== wip/maple ==
// Topmodule
module Topmodule(
    input wire Clk,
    input wire Data,
    input wire Reset,
    input wire En,
    output reg Out
    );
For scale: ~5900 cells after synthesis, roughly 780 flip-flops, roughly 5 I/O pins.
clock: 8.12 ns
lec_check: 0
cap_margin: 15
cell_pad_in_sites_global_placement: 0
core_aspect_ratio: 0.92
core_margin: 2
core_utilization: 72
cts_cluster_diameter: 172
hold_slack_margin: -0.08
place_density: 0.63
setup_slack_margin: 2.08
slew_margin: 20
run.sh (not shown) runs the stock make flow with config.mk's settings and CLKGATE_MAP_FILE=.
Finished, but not clean: wip/maple, with negative setup slack.
diff inputs: wip/maple => wip/umber
Settings: clearing CTS_CLUSTER_DIAMETER, which used to be 172; clearing CORE_ASPECT_RATIO, which used to be 0.92; clearing SETUP_SLACK_MARGIN, which used to be 2.08; clearing CELL_PAD_IN_SITES_GLOBAL_PLACEMENT, which used to be 0; swapping 15 for 20 in CAP_MARGIN; clearing HOLD_SLACK_MARGIN, which used to be -0.08; putting ABC_AREA at 1 where nothing was set; clearing PLACE_DENSITY, which used to be 0.63; swapping 8.12 for 10.2 in the clock period (ns, I/O delays scaled along).
--- outcome ---
The final layout from wip/umber, which completed every stage, passed the timing, DRC and antenna checks at the end of the flow.
wip/maple was smaller in final cell area than wip/umber.
STATUS routed wire length: wip/umber loses against wip/maple
wip/umber reports a higher number of global-route vias before repair than wip/maple does.
Diff wip/maple -> wip/umber: hold slack now larger; xor/xnor share of the synthesized area now smaller.
Compared with wip/maple, wip/umber shows share of total power consumed by net switching higher by 0.62 points.
Compared wip/umber against wip/maple; combinational group share of total power within noise.
[compare] base=wip/maple new=wip/umber: total via count after detailed routing increased about 12%, detailed-route wire length per cell dropped 2.6 microns, time the final worst path needs with I/O delays and setup has decreased.
#### Input delta (wip/violet over wip/umber)
Settings: clearing ABC_AREA, which used to be 1; swapping 72 for 17 in CORE_UTILIZATION; swapping 10.2 for 11.2 in the clock period (ns, I/O delays scaled along).
==> comparison <==
In the flow results for wip/violet and wip/umber, the number of buffers created by CTS is larger on wip/violet.
Between wip/violet and wip/umber, hold slack is lower for wip/violet, wip/umber comes in above that.
Overall power consumption (wip/violet vs. wip/umber) decreases by a few percent

========
Starting RTL as in the previous note.
clock: 8.12 ns
lec_check: 0
cap_margin: 15
cell_pad_in_sites_global_placement: 0
core_margin: 2
core_utilization: 72
cts_cluster_diameter: 348
hold_slack_margin: 0.29
place_density: 0.63
setup_slack_margin: 0.42
slew_margin: 20
tns_end_percent: 10
The first run reached the layout checks and failed them: setup timing.
Edit:
- CELL_PAD_IN_SITES_GLOBAL_PLACEMENT: 0 -> not set
- CTS_CLUSTER_DIAMETER: 348 -> 278
- HOLD_SLACK_MARGIN: 0.29 -> not set
- PLACE_DENSITY: 0.63 -> not set
- SETUP_SLACK_MARGIN: 0.42 -> 1.92
- TNS_END_PERCENT: 10 -> not set
- clock period: 8.12 -> 7.63 ns (I/O delays scaled with it)
Effect:
- The changed run finished but fails on setup timing
- final cell count barely changes
- design area is about the same
- via count is about the same
- sequential power goes up by 6.5%
Edit:
- ABC_AREA: not set -> 1
- CAP_MARGIN: 15 -> 0
- CTS_CLUSTER_DIAMETER: 278 -> not set
- CTS_CLUSTER_SIZE: not set -> 16
- PLACE_DENSITY: not set -> 0.43
- SETUP_SLACK_MARGIN: 1.92 -> 1.65
- clock period: 7.63 -> 6.21 ns (I/O delays scaled with it)
What happened:
- The new run finished but fails on setup timing
- critical path depth came out higher by 14
- die size came out higher by 2.9%
- global-route usage came out higher by 2.1 points

========
## run A
Topmodule again, from the RTL that the note above started with.
clock: 16.3 ns
lec_check: 0
cap_margin: 20
cell_pad_in_sites_global_placement: 0
core_margin: 5
core_utilization: 67
cts_cluster_diameter: 235
gpl_routability_driven: 1
gpl_timing_driven: 0
max_routing_layer: met4
min_routing_layer: met2
place_density_lb_addon: 0.06
setup_slack_margin: -1.39
slew_margin: 15
Run A: it failed during global routing (5_1_grt), and the tool reported GRT-0116.
#### Input delta (run B over run A)
- clearing GPL_ROUTABILITY_DRIVEN, which used to be 1
- clearing MAX_ROUTING_LAYER, which used to be met4
- clearing PLACE_DENSITY_LB_ADDON, which used to be 0.06
- swapping 5 for 2 in CORE_MARGIN
- clearing GPL_TIMING_DRIVEN, which used to be 0
- swapping 15 for 20 in SLEW_MARGIN
- swapping -1.39 for 0.91 in SETUP_SLACK_MARGIN
- clearing CELL_PAD_IN_SITES_GLOBAL_PLACEMENT, which used to be 0
- swapping 67 for 40 in CORE_UTILIZATION
- clearing MIN_ROUTING_LAYER, which used to be met2
- clearing CTS_CLUSTER_DIAMETER, which used to be 235
- swapping 16.3 for 11.2 in the clock period (ns, I/O delays scaled along)
- In summary, run B completed successfully, with a layout that passed the timing, DRC and antenna checks.
- Delta (run B minus run A): post-synthesis cell count has remained practically unchanged; number of buffers created by CTS shows an increase of 7; pre-CTS setup slack went down by 4690 ps; adder and majority cell fraction of the synthesized area saw little to no change.
- Comparing run A and run B, the higher total instance count after detailed placement was measured on run B.
Setup changes, run B to run C
- putting GPL_TIMING_DRIVEN at 0 where nothing was set
- putting MAX_ROUTING_LAYER at met4 where nothing was set
- putting TNS_END_PERCENT at 65 where nothing was set
- swapping 0.91 for 1.5 in SETUP_SLACK_MARGIN
- swapping 11.2 for 8.69 in the clock period (ns, I/O delays scaled along)
Notes after the runs:
A slowest cell on the critical path of fa_2 is what run C shows, while fa_1 belongs to run B. Compared with run B, run C shows a higher global-route usage. Design area, run C and run B: smaller value in run B. The layout from run C, despite a flow that completed every stage, fails the layout checks, with the failing checks listed as setup timing. Run C against run B: wire length reported by the detailed router higher, number of global-route vias before repair higher, number of nets in the layout higher, sequential share of layout area lower, final tally of setup violations higher. Against run B, placer's final routability congestion estimate in run C rose by more than 10%.
Here is what was changed in the inputs of run D compared with run C.
- HOLD_SLACK_MARGIN newly set to -0.07
- GPL_TIMING_DRIVEN removed (was 0)
- CAP_MARGIN changed from 20 to 15
- TNS_END_PERCENT removed (was 65)
- CORE_UTILIZATION changed from 40 to 72
- SETUP_SLACK_MARGIN changed from 1.5 to 0.68
- CTS_CLUSTER_DIAMETER newly set to 95
- MAX_ROUTING_LAYER removed (was met4)
- the clock period (ns, I/O delays scaled along) changed from 8.69 to 7.74
Results
- Run D and run C: no clean run
- Layout checks on run D: not met. Flow itself completed; violations: setup timing.
- Although it ran to completion, run C produced a layout that fails the final checks because of setup timing.
- Delta (run D minus run C): total power picked up an extra 11%, count of standard-cell rows fell by 32, placed wire-length estimate after detailed placement now smaller, share of total power in the clock network went down 0.5 points.
- Clock latency reported for the late side of the worst-skew pair in run D is 30 ps lower than in run C
- When run D is set beside run C, its mean routed wirelength per cell turns out to be 0.82 um smaller.
- The higher final cell count came out of run C.
- Run D vs run C: worst vdd rail ir drop up by more than a quarter
- Run D gives less worst setup margin than run C did.
- | maximum number of pins on one net before global-route repair | run D vs run C | 94 higher |
For run E, these inputs were changed with respect to run D:
- swapping 15 for 20 in CAP_MARGIN
- clearing HOLD_SLACK_MARGIN, which used to be -0.07
- clearing SETUP_SLACK_MARGIN, which used to be 0.68
- clearing CTS_CLUSTER_DIAMETER, which used to be 95
- swapping 72 for 40 in CORE_UTILIZATION
- swapping 7.74 for 11.2 in the clock period (ns, I/O delays scaled along)
## What came out
Run E | status: complete | timing, DRC, antenna: pass. In run E, slack of the critical path is higher than in run D. When run E is set beside run D, its total vias in the final route turns out to be 1,691 smaller. On utilization of the core after routing: run E sits below run D.

========
Topmodule again, from the RTL that the note above started with.
==> flow/config.mk <==
export PLATFORM = sky130hd
export DESIGN_NAME = Topmodule
export DESIGN_NICKNAME = Topmodule
export VERILOG_FILES = /design/flow/design.v
export SDC_FILE = /design/flow/constraint.sdc
export NUM_CORES = 4
export LEC_CHECK = 0
export CAP_MARGIN = 40
export CELL_PAD_IN_SITES_GLOBAL_PLACEMENT = 2
export CORE_MARGIN = 2
export CORE_UTILIZATION = 70
export CTS_CLUSTER_DIAMETER = 172
export HOLD_SLACK_MARGIN = 0.04
export PLACE_DENSITY_LB_ADDON = 0.27
export SETUP_SLACK_MARGIN = 2.23
export SLEW_MARGIN = 20
==> flow/constraint.sdc <==
create_clock -name core_clock -period 8.33 [get_ports {Clk}]
set_input_delay 1.6660 -clock core_clock [delete_from_list [all_inputs] [get_ports {Clk}]]
set_output_delay 1.6660 -clock core_clock [all_outputs]
set_load 0.01 [all_outputs]
The starting point never finished: it broke off in global placement without I/O (FLW-0024).
Then changed:
- ABC_AREA: default -> 1
- CAP_MARGIN: 40 -> 20
- CELL_PAD_IN_SITES_GLOBAL_PLACEMENT: 2 -> default
- CORE_UTILIZATION: 70 -> 69
- CTS_CLUSTER_DIAMETER: 172 -> default
- HOLD_SLACK_MARGIN: 0.04 -> default
- PLACE_DENSITY_LB_ADDON: 0.27 -> default
- SETUP_SLACK_MARGIN: 2.23 -> default
- clock period: 8.33 -> 17.6 ns (I/O delays scaled with it)
The new run completed without violations.
Area after synthesis increases by a few percent.
Die size increases by a few percent.
Synthesized cell count increases by a quarter to a third.

========
Starting RTL as in the previous note.
clock: 11.6 ns
lec_check: 0
abc_area: 1
cap_margin: 20
core_aspect_ratio: 0.7
core_margin: 2
core_utilization: 72
cts_cluster_diameter: 371
cts_cluster_size: 10
place_density: 0.4
setup_slack_margin: 3.49
slew_margin: 20
tns_end_percent: 5
The starting point produced a clean layout.
Edit:
- CAP_MARGIN: 20 -> 15
- CELL_PAD_IN_SITES_GLOBAL_PLACEMENT: default -> 0
- CORE_ASPECT_RATIO: 0.7 -> default
- CTS_CLUSTER_DIAMETER: 371 -> 172
- CTS_CLUSTER_SIZE: 10 -> default
- HOLD_SLACK_MARGIN: default -> 0.04
- PLACE_DENSITY: 0.4 -> 0.63
- SETUP_SLACK_MARGIN: 3.49 -> -0.38
- TNS_END_PERCENT: 5 -> default
- clock period: 11.6 -> 6.7 ns (I/O delays scaled with it)
The new run produced a layout that fails on setup timing.
Register-to-register slack loses 5.0 ns.
Power increases by well over a third.
Clock-buffer cell count increases by 25.
Core utilization increases by 0.99 points.
Via count decreases slightly.
Non-clock buffer count increases by 56.
Wire length decreases slightly.
Area after synthesis stays the same.
Sequential power increases by well over a third.
Die area hardly moves.
Global-route usage decreases by 0.68 points.
Edit:
- ABC_AREA: 1 -> default
- CAP_MARGIN: 15 -> 40
- CORE_UTILIZATION: 72 -> 70
- PLACE_DENSITY: 0.63 -> 0.36
- SETUP_SLACK_MARGIN: -0.38 -> -0.78
- clock period: 6.7 -> 8.33 ns (I/O delays scaled with it)
Effect: The new run produced a layout that fails on setup timing. Sequential share of layout area increases by 0.66 points. Cell area drops by 2.1%. Routed wire length is lower by 5.0%. Global-route usage drops by 1.9 points.
Edit:
- CELL_PAD_IN_SITES_GLOBAL_PLACEMENT: 0 -> 2
- CORE_UTILIZATION: 70 -> 37
- SETUP_SLACK_MARGIN: -0.78 -> -0.66
Result: The changed run reached the layout checks and failed them: setup timing. Wire length climbs by about a fifth. Power increases by a few percent. Sequential power hardly moves. Core utilization goes down by 35 points. Worst hold slack degrades by 0.0069 ns. Critical path depth came out higher by 4. Setup slack gets better by 0.22 ns. First-iteration DRC count drops by well over a third.
Power figures rest on the tool's default switching activity, not on a simulated workload.
